==> inputs of v13 <==
==> flow/design.v <==
module datapath (
    part,
    clock,
    value,
    positive,
    reset,
    counter,
    result
);
    input part;
    input clock;
    input [15:0] value;
    input positive;
    input reset;
    output [15:0] counter;
    output [15:0] result;
    wire [15:0] _65 = 16'b0000000000000000;
    wire [15:0] _64 = 16'b0000000000000000;
    wire _102;
    wire _100;
    wire _101;
    wire _103;
    wire [15:0] _104;
    wire _96;
    wire _92;
    wire _93;
    wire _90;
    wire _91;
    wire _94;
    wire _95;
    wire _97;
    wire [15:0] _98;
    wire _86;
    wire _84;
    wire _81;
    wire _82;
    wire _79;
    wire _80;
    wire _83;
    wire _85;
    wire _87;
    wire [15:0] _88;
    wire [41:0] _73 = 42'b000000000000000000000010100011110101110001;
    wire [25:0] _71 = 26'b00000000000000000000000000;
    wire [41:0] _72;
    wire [83:0] _74;
    wire [57:0] _75;
    wire [25:0] _70 = 26'b00000000000000000000000000;
    wire [83:0] _76;
    wire [15:0] _77;
    wire [15:0] _78;
    wire [15:0] _89;
    wire [15:0] _99;
    wire [15:0] _105;
    wire [15:0] _67 = 16'b0000000000000001;
    wire [15:0] _68;
    wire [15:0] _62 = 16'b0000000000000000;
    wire [15:0] _58 = 16'b0000000001100100;
    wire [41:0] _53 = 42'b000000000000000000000010100011110101110001;
    wire [25:0] _51 = 26'b00000000000000000000000000;
    wire [41:0] _52;
    wire [83:0] _54;
    wire [57:0] _55;
    wire [25:0] _50 = 26'b00000000000000000000000000;
    wire [83:0] _56;
    wire [15:0] _57;
    wire [31:0] _59;
    wire [15:0] _60;
    wire [15:0] _48 = 16'b0000000000110010;
    wire [15:0] _44 = 16'b0000000001100100;
    wire [41:0] _39 = 42'b000000000000000000000010100011110101110001;
    wire [25:0] _37 = 26'b00000000000000000000000000;
    wire [41:0] _38;
    wire [83:0] _40;
    wire [57:0] _41;
    wire [25:0] _36 = 26'b00000000000000000000000000;
    wire [83:0] _42;
    wire [15:0] _43;
    wire [31:0] _45;
    wire [15:0] _46;
    wire [15:0] _34;
    wire [15:0] _29 = 16'b0000000001100100;
    wire [41:0] _24 = 42'b000000000000000000000010100011110101110001;
    wire [25:0] _22 = 26'b00000000000000000000000000;
    wire [41:0] _23;
    wire [83:0] _25;
    wire [57:0] _26;
    wire [25:0] _21 = 26'b00000000000000000000000000;
    wire [83:0] _27;
    wire [15:0] _28;
    wire [31:0] _30;
    wire [15:0] _31;
    wire [15:0] _32;
    wire [15:0] _19 = 16'b0000000001100100;
    wire [15:0] _20;
    wire [15:0] _33;
    wire [15:0] _35;
    wire [15:0] _47;
    wire [15:0] _49;
    wire [15:0] _61;
    wire _63;
    wire [15:0] _69;
    wire _2;
    wire [15:0] _106;
    wire [15:0] _107;
    wire [15:0] _3;
    reg [15:0] _66;
    wire vdd = 1'b1;
    wire [15:0] _16 = 16'b0000000000000000;
    wire [15:0] _15 = 16'b0000000000000000;
    wire _6;
    wire [15:0] _137 = 16'b0000000000110010;
    wire [15:0] _133 = 16'b0000000001100100;
    wire [41:0] _128 = 42'b000000000000000000000010100011110101110001;
    wire [25:0] _126 = 26'b00000000000000000000000000;
    wire [41:0] _127;
    wire [83:0] _129;
    wire [57:0] _130;
    wire [25:0] _125 = 26'b00000000000000000000000000;
    wire [83:0] _131;
    wire [15:0] _132;
    wire [31:0] _134;
    wire [15:0] _135;
    wire [15:0] _123;
    wire [15:0] _118 = 16'b0000000001100100;
    wire [41:0] _113 = 42'b000000000000000000000010100011110101110001;
    wire [25:0] _111 = 26'b00000000000000000000000000;
    wire [41:0] _112;
    wire [83:0] _114;
    wire [57:0] _115;
    wire [25:0] _110 = 26'b00000000000000000000000000;
    wire [83:0] _116;
    wire [15:0] _117;
    wire [31:0] _119;
    wire [15:0] _120;
    wire [15:0] _8;
    wire [15:0] _121;
    wire [15:0] _108 = 16'b0000000001100100;
    wire [15:0] _109;
    wire [15:0] _122;
    wire _10;
    wire [15:0] _124;
    wire [15:0] _136;
    wire _12;
    wire [15:0] _138;
    wire [15:0] _13;
    reg [15:0] _18;
    assign _102 = _49 == _62;
    assign _100 = _18 == _62;
    assign _101 = ~ _100;
    assign _103 = _101 & _102;
    assign _104 = _103 ? _67 : _62;
    assign _96 = _49 < _18;
    assign _92 = _49 == _62;
    assign _93 = ~ _92;
    assign _90 = _18 == _62;
    assign _91 = ~ _90;
    assign _94 = _91 & _93;
    assign _95 = _94 & _10;
    assign _97 = _95 & _96;
    assign _98 = _97 ? _67 : _62;
    assign _86 = _18 < _49;
    assign _84 = ~ _10;
    assign _81 = _49 == _62;
    assign _82 = ~ _81;
    assign _79 = _18 == _62;
    assign _80 = ~ _79;
    assign _83 = _80 & _82;
    assign _85 = _83 & _84;
    assign _87 = _85 & _86;
    assign _88 = _87 ? _67 : _62;
    assign _72 = { _71, _8 };
    assign _74 = _72 * _73;
    assign _75 = _74[83:26];
    assign _76 = { _70, _75 };
    assign _77 = _76[15:0];
    assign _78 = _66 + _77;
    assign _89 = _78 + _88;
    assign _99 = _89 + _98;
    assign _105 = _99 + _104;
    assign _68 = _66 + _67;
    assign _52 = { _51, _49 };
    assign _54 = _52 * _53;
    assign _55 = _54[83:26];
    assign _56 = { _50, _55 };
    assign _57 = _56[15:0];
    assign _59 = _57 * _58;
    assign _60 = _59[15:0];
    assign _38 = { _37, _35 };
    assign _40 = _38 * _39;
    assign _41 = _40[83:26];
    assign _42 = { _36, _41 };
    assign _43 = _42[15:0];
    assign _45 = _43 * _44;
    assign _46 = _45[15:0];
    assign _34 = _18 + _32;
    assign _23 = { _22, _8 };
    assign _25 = _23 * _24;
    assign _26 = _25[83:26];
    assign _27 = { _21, _26 };
    assign _28 = _27[15:0];
    assign _30 = _28 * _29;
    assign _31 = _30[15:0];
    assign _32 = _8 - _31;
    assign _20 = _18 + _19;
    assign _33 = _20 - _32;
    assign _35 = _10 ? _34 : _33;
    assign _47 = _35 - _46;
    assign _49 = _12 ? _48 : _47;
    assign _61 = _49 - _60;
    assign _63 = _61 == _62;
    assign _69 = _63 ? _68 : _66;
    assign _2 = part;
    assign _106 = _2 ? _105 : _69;
    assign _107 = _12 ? _62 : _106;
    assign _3 = _107;
    always @(posedge _6) begin
        _66 <= _3;
    end
    assign _6 = clock;
    assign _127 = { _126, _124 };
    assign _129 = _127 * _128;
    assign _130 = _129[83:26];
    assign _131 = { _125, _130 };
    assign _132 = _131[15:0];
    assign _134 = _132 * _133;
    assign _135 = _134[15:0];
    assign _123 = _18 + _121;
    assign _112 = { _111, _8 };
    assign _114 = _112 * _113;
    assign _115 = _114[83:26];
    assign _116 = { _110, _115 };
    assign _117 = _116[15:0];
    assign _119 = _117 * _118;
    assign _120 = _119[15:0];
    assign _8 = value;
    assign _121 = _8 - _120;
    assign _109 = _18 + _108;
    assign _122 = _109 - _121;
    assign _10 = positive;
    assign _124 = _10 ? _123 : _122;
    assign _136 = _124 - _135;
    assign _12 = reset;
    assign _138 = _12 ? _137 : _136;
    assign _13 = _138;
    always @(posedge _6) begin
        _18 <= _13;
    end
    assign counter = _18;
    assign result = _66;
endmodule
==> flow/run.sh <==
#!/bin/bash
# the make line also repeats each setting of config.mk as NAME=value (left out here)
make -C /OpenROAD-flow-scripts/flow DESIGN_CONFIG=/design/flow/config.mk WORK_HOME=/design/flow/orfs CLKGATE_MAP_FILE= finish
==> flow/config.mk <==
export PLATFORM = sky130hd
export DESIGN_NAME = datapath
export DESIGN_NICKNAME = datapath
export VERILOG_FILES = /design/flow/design.v
export SDC_FILE = /design/flow/constraint.sdc
export NUM_CORES = 4
export LEC_CHECK = 0
export ABC_AREA = 1
export CAP_MARGIN = 40
export CELL_PAD_IN_SITES_DETAIL_PLACEMENT = 1
export CELL_PAD_IN_SITES_GLOBAL_PLACEMENT = 2
export CORE_ASPECT_RATIO = 1.26
export CORE_MARGIN = 8
export CORE_UTILIZATION = 29
export CTS_CLUSTER_DIAMETER = 55
export HOLD_SLACK_MARGIN = 0.3
export MAX_ROUTING_LAYER = met5
export SETUP_SLACK_MARGIN = 5.0
export SLEW_MARGIN = 30
export TNS_END_PERCENT = 60
==> flow/constraint.sdc <==
create_clock -name core_clock -period 31.4 [get_ports {clock}]
set_input_delay 6.2800 -clock core_clock [delete_from_list [all_inputs] [get_ports {clock}]]
set_output_delay 6.2800 -clock core_clock [all_outputs]
set_load 0.01 [all_outputs]
==> v6: changes against v13 <==
CAP_MARGIN = 20   (was 40)
CORE_MARGIN = 7   (was 8)
==> flow/constraint.sdc (replaced) <==
create_clock -name core_clock -period 41.2 [get_ports {clock}]
set_input_delay 8.2400 -clock core_clock [delete_from_list [all_inputs] [get_ports {clock}]]
set_output_delay 8.2400 -clock core_clock [all_outputs]
set_load 0.01 [all_outputs]
==> Changelog: implementation <==
## Implementation

* Row Count at 118
* WL met2 at 45,000 um
* Grt met3 use at 1.04%
* Final WS setup at -0.903 ns
* Final setup fails at 16
* Flop2flop setup slack at 10.99 ns
* Violated checks: negative setup slack
* Worst slack, placed at -2.51 ns
* Max stage delay on crit path at 0.59 ns
* Worst slew pin tran at 0.699 ns
* Status: complete, but fails checks
# the run above: v13

==> Changelog: implementation <==
## Implementation

* Unrepaired setup endpoints after global routing: no
* Worst slew pin tran at 0.943 ns
* Post-synth EDFFs at 0
* Final setup fails at 0
* Worst slack, placed at 1.86 ns
* Flop2flop setup slack at 20.16 ns
* Final WS setup at 6.43 ns
* WL met2 at 40,300 um
* Global-route usage over all layers at 16.2%
* WL final at 74,200 um
* Row Count at 117
* Endpoint, Worst Hold: _66[15]
* Largest net degree at the start of global routing at 23
* Status: finished clean
# the run above: v6


---

==> inputs of trial 56 <==
RTL: the design.v shown in full above, as it stands there.
Settings: LEC_CHECK=0, CAP_MARGIN=20, CORE_ASPECT_RATIO=0.5, CORE_MARGIN=8, CORE_UTILIZATION=48, CTS_CLUSTER_DIAMETER=206, CTS_CLUSTER_SIZE=80, GPL_ROUTABILITY_DRIVEN=0, GPL_TIMING_DRIVEN=0, HOLD_SLACK_MARGIN=0.06, MAX_ROUTING_LAYER=met4, PLACE_DENSITY=0.38, SLEW_MARGIN=10, TNS_END_PERCENT=40; clock period 38.5 ns.
run.sh (not shown) runs the stock make flow with config.mk's settings and CLKGATE_MAP_FILE=.
==> trial 31: changes against trial 56 <==
- CORE_ASPECT_RATIO: 0.5 -> default
- CORE_MARGIN: 8 -> 2
- CORE_UTILIZATION: 48 -> 66
- CTS_CLUSTER_DIAMETER: 206 -> default
- CTS_CLUSTER_SIZE: 80 -> default
- GPL_ROUTABILITY_DRIVEN: 0 -> default
- GPL_TIMING_DRIVEN: 0 -> default
- HOLD_SLACK_MARGIN: 0.06 -> default
- MAX_ROUTING_LAYER: met4 -> default
- PLACE_DENSITY: 0.38 -> default
- SLEW_MARGIN: 10 -> 20
- TNS_END_PERCENT: 40 -> default
==> flow/constraint.sdc (replaced) <==
create_clock -name core_clock -period 34.3 [get_ports {clock}]
set_input_delay 6.8600 -clock core_clock [delete_from_list [all_inputs] [get_ports {clock}]]
set_output_delay 6.8600 -clock core_clock [all_outputs]
set_load 0.01 [all_outputs]
==> qor summary <==
| metric | trial 31 | trial 56 |
|---|---|---|
| Final Core Density | 84.9% | 56.5% |
| Die height | 190 um | 170 um |
| Vias in the first global route | 21.5k | 17.7k |
| Wire length of the first global-routing pass | 105000 um | 96600 um |
| Count of standard-cell rows | 68 | 56 |
| Met1 global-route usage | 45.0% | 33.2% |
| CLK BUF | 7 | 6 |
| DRC violation total after the first TritonRoute iteration | 1131 | 751 |
| Met3 Routed Length | 3150 um | 1560 um |
| Run status | complete, but fails checks | complete, no violations |
| Reasons for failing layout checks | negative setup slack | - |
| Number of vias per cell | 5.65 | 5.13 |
| Final Instance Area | 29100 um2 | 26500 um2 |
| Number of nets in the final layout | 4020 | 3620 |
| Worst Max-Slew Pin Slew | 724 ps | 1130 ps |
| Crit path required time | 34520 ps | 38710 ps |

---

==> wip/tundra <==
RTL: the design.v shown in full above, as it stands there.
==> flow/config.mk <==
export PLATFORM = sky130hd
export DESIGN_NAME = datapath
export DESIGN_NICKNAME = datapath
export VERILOG_FILES = /design/flow/design.v
export SDC_FILE = /design/flow/constraint.sdc
export NUM_CORES = 4
export LEC_CHECK = 0
export CAP_MARGIN = 20
export CORE_MARGIN = 2
export CORE_UTILIZATION = 56
export CTS_CLUSTER_DIAMETER = 206
export CTS_CLUSTER_SIZE = 80
export GPL_TIMING_DRIVEN = 0
export MAX_ROUTING_LAYER = met4
export PLACE_DENSITY_LB_ADDON = 0.01
export SLEW_MARGIN = 10
export TNS_END_PERCENT = 90
==> flow/constraint.sdc <==
create_clock -name core_clock -period 38.5 [get_ports {clock}]
set_input_delay 7.7000 -clock core_clock [delete_from_list [all_inputs] [get_ports {clock}]]
set_output_delay 7.7000 -clock core_clock [all_outputs]
set_load 0.01 [all_outputs]
==> wip/garnet: changes against wip/tundra <==
CORE_UTILIZATION = 71   (was 56)
CTS_CLUSTER_DIAMETER = 38   (was 206)
CTS_CLUSTER_SIZE = 31   (was 80)
GPL_TIMING_DRIVEN = not set   (was 0)
MAX_ROUTING_LAYER = not set   (was met4)
PLACE_DENSITY_LB_ADDON = not set   (was 0.01)
SLEW_MARGIN = 20   (was 10)
TNS_END_PERCENT = not set   (was 90)
==> flow/constraint.sdc (replaced) <==
create_clock -name core_clock -period 37.2 [get_ports {clock}]
set_input_delay 7.4400 -clock core_clock [delete_from_list [all_inputs] [get_ports {clock}]]
set_output_delay 7.4400 -clock core_clock [all_outputs]
set_load 0.01 [all_outputs]
==> results <==
Max FO, Critical Path: wip/garnet 5; wip/tundra 7
Routed wire length: wip/garnet 66400 um; wip/tundra 58300 um
Height of the die: wip/garnet 183 um; wip/tundra 206 um
Worst-margin pin slew: wip/garnet 833 ps; wip/tundra 926 ps
Status: wip/garnet failed layout checks; wip/tundra finished clean
Layout check failures: wip/garnet negative setup slack; wip/tundra -
Wire length of the first global-routing pass: wip/garnet 102000 um; wip/tundra 93400 um
Setup violators final: wip/garnet 16; wip/tundra 0
Aggregate global-route resource usage: wip/garnet 0.385; wip/tundra 0.292
Worst path bufs/invs: wip/garnet 27; wip/tundra 22
Layout clock area frac: wip/garnet 0.00550; wip/tundra 0.00552
Final setup skew: wip/garnet 2.78 ps; wip/tundra 3.37 ps
Overall chip area: wip/garnet 33500 um2; wip/tundra 42300 um2
Initial DRC count: wip/garnet 1614; wip/tundra 776
Die width: wip/garnet 183 um; wip/tundra 206 um

---

==> try-nickel <==
// datapath: RTL as listed in full above, without the edits since
Settings: LEC_CHECK=0, ABC_AREA=1, CAP_MARGIN=20, CELL_PAD_IN_SITES_DETAIL_PLACEMENT=1, CORE_ASPECT_RATIO=1.26, CORE_MARGIN=7, CORE_UTILIZATION=29, CTS_CLUSTER_DIAMETER=55, HOLD_SLACK_MARGIN=0.3, MAX_ROUTING_LAYER=met4, SETUP_SLACK_MARGIN=5.0, SLEW_MARGIN=30, TNS_END_PERCENT=95; clock period 41.2 ns.
==> inputs of try-raven, as changes to try-nickel <==
==> flow/config.mk (replaced) <==
export PLATFORM = sky130hd
export DESIGN_NAME = datapath
export DESIGN_NICKNAME = datapath
export VERILOG_FILES = /design/flow/design.v
export SDC_FILE = /design/flow/constraint.sdc
export NUM_CORES = 4
export LEC_CHECK = 0
export CAP_MARGIN = 20
export CORE_MARGIN = 2
export CORE_UTILIZATION = 69
export CTS_CLUSTER_SIZE = 97
export SLEW_MARGIN = 20
==> flow/constraint.sdc (replaced) <==
create_clock -name core_clock -period 38.6 [get_ports {clock}]
set_input_delay 7.7200 -clock core_clock [delete_from_list [all_inputs] [get_ports {clock}]]
set_output_delay 7.7200 -clock core_clock [all_outputs]
set_load 0.01 [all_outputs]
==> impl_metrics.ini <==
; implementation run metrics
[status]
status = complete, no violations

[floorplanning]
rows = 66
core-area_um2 = 32540

[global_routing]
grt_pass1_vias = 18790

[setup_path]
cp-endpoint = _66[12]

[place]
dpl_cell_area_um2 = 24740
The numbers above come from try-raven.

==> impl_metrics.ini <==
; implementation run metrics
[floorplanning]
nWellTaps = 1071
core-area_um2 = 81100
die_h_um = 336.1
rows = 117

[yosys]
simple_gate_share = 0.1324

[status]
status = complete, no violations

[routing]
wl_met2_um = 40520
route.detailed.drc = 0

[global_routing]
grt_pass1_vias = 22190

[place]
dpl_cell_area_um2 = 25700

[setup_path]
cp-endpoint = _66[5]
The numbers above come from try-nickel.

